==> raven <==
Design multiplier, start of the top module:
module multiplier (
    output Ready,
    output Valid,
    output [31:0] R,
    input [15:0] X,
    input [15:0] Y,
    input Clk,
    input Rst
);
==> flow/config.mk <==
export PLATFORM = sky130hd
export DESIGN_NAME = multiplier
export DESIGN_NICKNAME = multiplier
export VERILOG_FILES = /design/flow/design.v
export SDC_FILE = /design/flow/constraint.sdc
export NUM_CORES = 4
export LEC_CHECK = 0
export ABC_AREA = 1
export CAP_MARGIN = 20
export CORE_ASPECT_RATIO = 0.5
export CORE_MARGIN = 2
export CORE_UTILIZATION = 72
export CTS_CLUSTER_DIAMETER = 288
export CTS_CLUSTER_SIZE = 99
export PLACE_DENSITY = 0.36
export SLEW_MARGIN = 20
export TNS_END_PERCENT = 10
==> flow/constraint.sdc <==
create_clock -name core_clock -period 4.9 [get_ports {Clk}]
set_input_delay 0.9800 -clock core_clock [delete_from_list [all_inputs] [get_ports {Clk}]]
set_output_delay 0.9800 -clock core_clock [all_outputs]
set_load 0.01 [all_outputs]
run.sh (not shown) runs the stock make flow with config.mk's settings and CLKGATE_MAP_FILE=.
==> zinc: changes against raven <==
ABC_AREA = unset   (was 1)
CORE_ASPECT_RATIO = unset   (was 0.5)
CORE_UTILIZATION = 58   (was 72)
CTS_CLUSTER_DIAMETER = unset   (was 288)
CTS_CLUSTER_SIZE = unset   (was 99)
PLACE_DENSITY = unset   (was 0.36)
SETUP_SLACK_MARGIN = 1.26   (was unset)
TNS_END_PERCENT = 40   (was 10)
==> flow/constraint.sdc (replaced) <==
create_clock -name core_clock -period 7.09 [get_ports {Clk}]
set_input_delay 1.4180 -clock core_clock [delete_from_list [all_inputs] [get_ports {Clk}]]
set_output_delay 1.4180 -clock core_clock [all_outputs]
set_load 0.01 [all_outputs]
==> results <==
| quantity | raven | zinc |
|---|---|---|
| Core utilization at floorplan | 0.742 | 0.586 |
| Cell Rows | 29 | 51 |
| Synthesized-area fraction occupied by ao, oa, aoi and oai cells | 0.256 | 0.302 |
| Synth cell types | 55 | 78 |
| HPWL after DPL | 36,900 um | 39,100 um |
| Post-synthesis area per instance | 7.03 um^2 | 7.19 um^2 |
| Nets at Floorplan | 1,570 | 1,802 |
| Post-Synth Adder-Cell Area | 0.322 | 0.271 |
| Share of the synthesized area in the top cell type | 0.182 | 0.152 |
| Outcome | stopped before the end | failed layout checks |
| Last stage reached | 4_1_cts | - |
| Reasons for failing layout checks | - | setup timing |
| Post-synthesis share of cell area spent on and, or, nand and nor gates | 0.166 | 0.162 |
| Area of the core region | 0.0127 mm^2 | 0.0193 mm^2 |
| Global placer's final weighted congestion | 1.21 | 1.08 |


==> branch ember: inputs <==
Starting RTL as in the previous note.
clock: 15.0 ns
lec_check: 0
abc_area: 0
cap_margin: 20
cell_pad_in_sites_detail_placement: 0
core_margin: 2
core_utilization: 66
cts_cluster_diameter: 119
cts_cluster_size: 59
gpl_routability_driven: 0
hold_slack_margin: -0.1
max_routing_layer: met4
place_density_lb_addon: 0.0
setup_slack_margin: 2.99
slew_margin: 30
tns_end_percent: 85
==> inputs of branch lagoon, as changes to branch ember <==
==> flow/config.mk (replaced) <==
export PLATFORM = sky130hd
export DESIGN_NAME = multiplier
export DESIGN_NICKNAME = multiplier
export VERILOG_FILES = /design/flow/design.v
export SDC_FILE = /design/flow/constraint.sdc
export NUM_CORES = 4
export LEC_CHECK = 0
export CAP_MARGIN = 20
export CORE_MARGIN = 2
export CORE_UTILIZATION = 27
export SLEW_MARGIN = 20
==> flow/constraint.sdc (replaced) <==
create_clock -name core_clock -period 14.6 [get_ports {Clk}]
set_input_delay 2.9200 -clock core_clock [delete_from_list [all_inputs] [get_ports {Clk}]]
set_output_delay 2.9200 -clock core_clock [all_outputs]
set_load 0.01 [all_outputs]
==> out/results.txt <==
effective utilization at floorplan - 67.85%
worst setup slack before clock tree synthesis - 0.2702 ns
Placed Cells - 1792
post-layout instance count excluding filler cells - 1842
floorplan die height - 135.0 um
total buffers and inverters traversed by the critical path - 4
routing usage on met3 - 17.87%
Slew headroom - 34.23%
run status - finished clean
growth of design area from synthesis to finish - 16.75%
via total after detailed routing - 13.13k
clock network share of area - 1.144%
Layout fillers - 1214
detailed-route wire length per cell - 24.53 um
final WL - 45180 um
insertion delay to the later sink of the worst-skew pair - 0.30 ns
buffer count from post-CTS setup fixing - 23
cell depth of the worst setup path - 47
-- figures above: branch ember

==> out/results.txt <==
run status - finished clean
buffer count from post-CTS setup fixing - 0
floorplan die height - 208.9 um
Layout fillers - 4554
post-layout instance count excluding filler cells - 2171
cell depth of the worst setup path - 52
worst setup slack before clock tree synthesis - -0.06482 ns
detailed-route wire length per cell - 23.09 um
clock network share of area - 1.142%
routing usage on met3 - 4.283%
effective utilization at floorplan - 27.20%
# Max-Cap Violations - 0
total buffers and inverters traversed by the critical path - 7
Slew headroom - 30.56%
Placed Cells - 2160
insertion delay to the later sink of the worst-skew pair - 0.31 ns
-- figures above: branch lagoon



==> inputs of run a <==
multiplier again, from the RTL that the note above started with.
Settings: LEC_CHECK=0, CAP_MARGIN=20, CELL_PAD_IN_SITES_DETAIL_PLACEMENT=0, CORE_ASPECT_RATIO=1.88, CORE_MARGIN=2, CORE_UTILIZATION=67, CTS_CLUSTER_SIZE=75, HOLD_SLACK_MARGIN=-0.01, MIN_ROUTING_LAYER=met1, SETUP_SLACK_MARGIN=0.69, SLEW_MARGIN=10, TNS_END_PERCENT=5; clock period 9.48 ns.
==> inputs of run b, as changes to run a <==
==> flow/config.mk (replaced) <==
export PLATFORM = sky130hd
export DESIGN_NAME = multiplier
export DESIGN_NICKNAME = multiplier
export VERILOG_FILES = /design/flow/design.v
export SDC_FILE = /design/flow/constraint.sdc
export NUM_CORES = 4
export LEC_CHECK = 0
export ABC_AREA = 1
export CAP_MARGIN = 20
export CORE_MARGIN = 2
export CORE_UTILIZATION = 66
export CTS_CLUSTER_DIAMETER = 27
export CTS_CLUSTER_SIZE = 99
export SETUP_SLACK_MARGIN = 2.14
export SLEW_MARGIN = 20
==> flow/constraint.sdc (replaced) <==
create_clock -name core_clock -period 8.75 [get_ports {Clk}]
set_input_delay 1.7500 -clock core_clock [delete_from_list [all_inputs] [get_ports {Clk}]]
set_output_delay 1.7500 -clock core_clock [all_outputs]
set_load 0.01 [all_outputs]
==> inputs of run c, as changes to run a <==
==> flow/config.mk (replaced) <==
export PLATFORM = sky130hd
export DESIGN_NAME = multiplier
export DESIGN_NICKNAME = multiplier
export VERILOG_FILES = /design/flow/design.v
export SDC_FILE = /design/flow/constraint.sdc
export NUM_CORES = 4
export LEC_CHECK = 0
export CAP_MARGIN = 20
export CORE_MARGIN = 2
export CORE_UTILIZATION = 40
export SLEW_MARGIN = 20
==> flow/constraint.sdc (replaced) <==
create_clock -name core_clock -period 13.0 [get_ports {Clk}]
set_input_delay 2.6000 -clock core_clock [delete_from_list [all_inputs] [get_ports {Clk}]]
set_output_delay 2.6000 -clock core_clock [all_outputs]
set_load 0.01 [all_outputs]
==> inputs of run d, as changes to run a <==
==> flow/config.mk (replaced) <==
export PLATFORM = sky130hd
export DESIGN_NAME = multiplier
export DESIGN_NICKNAME = multiplier
export VERILOG_FILES = /design/flow/design.v
export SDC_FILE = /design/flow/constraint.sdc
export NUM_CORES = 4
export LEC_CHECK = 0
export CAP_MARGIN = 20
export CORE_MARGIN = 2
export CORE_UTILIZATION = 65
export SETUP_SLACK_MARGIN = -0.67
export SLEW_MARGIN = 20
export TNS_END_PERCENT = 40
==> flow/constraint.sdc (replaced) <==
create_clock -name core_clock -period 11.1 [get_ports {Clk}]
set_input_delay 2.2200 -clock core_clock [delete_from_list [all_inputs] [get_ports {Clk}]]
set_output_delay 2.2200 -clock core_clock [all_outputs]
set_load 0.01 [all_outputs]
==> impl_metrics.sql <==
-- implementation run metrics
INSERT INTO impl_metrics (metric_group, metric, value, unit) VALUES
('clocking', 'htree_levels', '2', ''),
('status', 'status', 'stopped before the end', ''),
('floorplan', 'core.rowCount', '65', ''),
('synthesis', 'count_of_different_cell_masters_after_synthesis', '78', ''),
('synthesis', 'share_of_synthesized_area_occupied_by_flip_flops_and_latches', '0.0690', ''),
('status', 'lastStage', 'global routing (5_1_grt)', ''),
('status', 'toolErrorMsg', '[ERROR GRT-0116] Global routing finished with congestion. Check the congestion regions in the DRC Viewer.', ''),
('synthesis', 'synthDominantCellAreaShare', '0.152', '');
The numbers above come from run a.

==> impl_metrics.sql <==
-- physical implementation figures
INSERT INTO impl_metrics (metric_group, metric, value, unit) VALUES
('synthesis', 'count_of_different_cell_masters_after_synthesis', '78', ''),
('clocking', 'htree_levels', '2', ''),
('final_timing', 'final-setup-viol-count', '5', ''),
('status', 'so_faults', 'setup timing', ''),
('synthesis', 'synthDominantCellAreaShare', '0.152', ''),
('final_timing', 'postLayoutSetupSlackWorst', '-1400', 'ps'),
('status', 'status', 'finished with violations', '');
The numbers above come from run d.

==> impl_metrics.sql <==
-- implementation run metrics
INSERT INTO impl_metrics (metric_group, metric, value, unit) VALUES
('synthesis', 'count_of_different_cell_masters_after_synthesis', '55', ''),
('status', 'status', 'stopped before the end', ''),
('status', 'lastStage', 'clock tree synthesis (4_1_cts)', ''),
('synthesis', 'synthDominantCellAreaShare', '0.182', ''),
('synthesis', 'share_of_synthesized_area_occupied_by_flip_flops_and_latches', '0.0827', ''),
('floorplan', 'core.rowCount', '43', ''),
('status', 'toolErrorMsg', '[ERROR DPL-0033] detailed placement checks failed during check placement.', '');
The numbers above come from run b.

==> impl_metrics.sql <==
-- physical implementation figures
INSERT INTO impl_metrics (metric_group, metric, value, unit) VALUES
('pwr', 'power.switching_fraction', '0.493', ''),
('synthesis', 'synth-warning-count', '1', ''),
('synthesis', 'synthDominantCellAreaShare', '0.152', ''),
('status', 'status', 'no timing/DRC/antenna violations', ''),
('grt', 'grt-ovfl-total', '0', ''),
('floorplan', 'core.rowCount', '61', ''),
('synthesis', 'count_of_different_cell_masters_after_synthesis', '78', ''),
('pwr', 'peak_supply_drop', '0.359', 'mV'),
('synthesis', 'share_of_synthesized_area_occupied_by_flip_flops_and_latches', '0.0690', ''),
('clocking', 'htree_levels', '2', ''),
('cells_and_area', 'fin_util', '0.506', ''),
('final_timing', 'postLayoutSetupSlackWorst', '479', 'ps');
The numbers above come from run c.

No activity file was given, so power comes from the tool's default toggle rates.
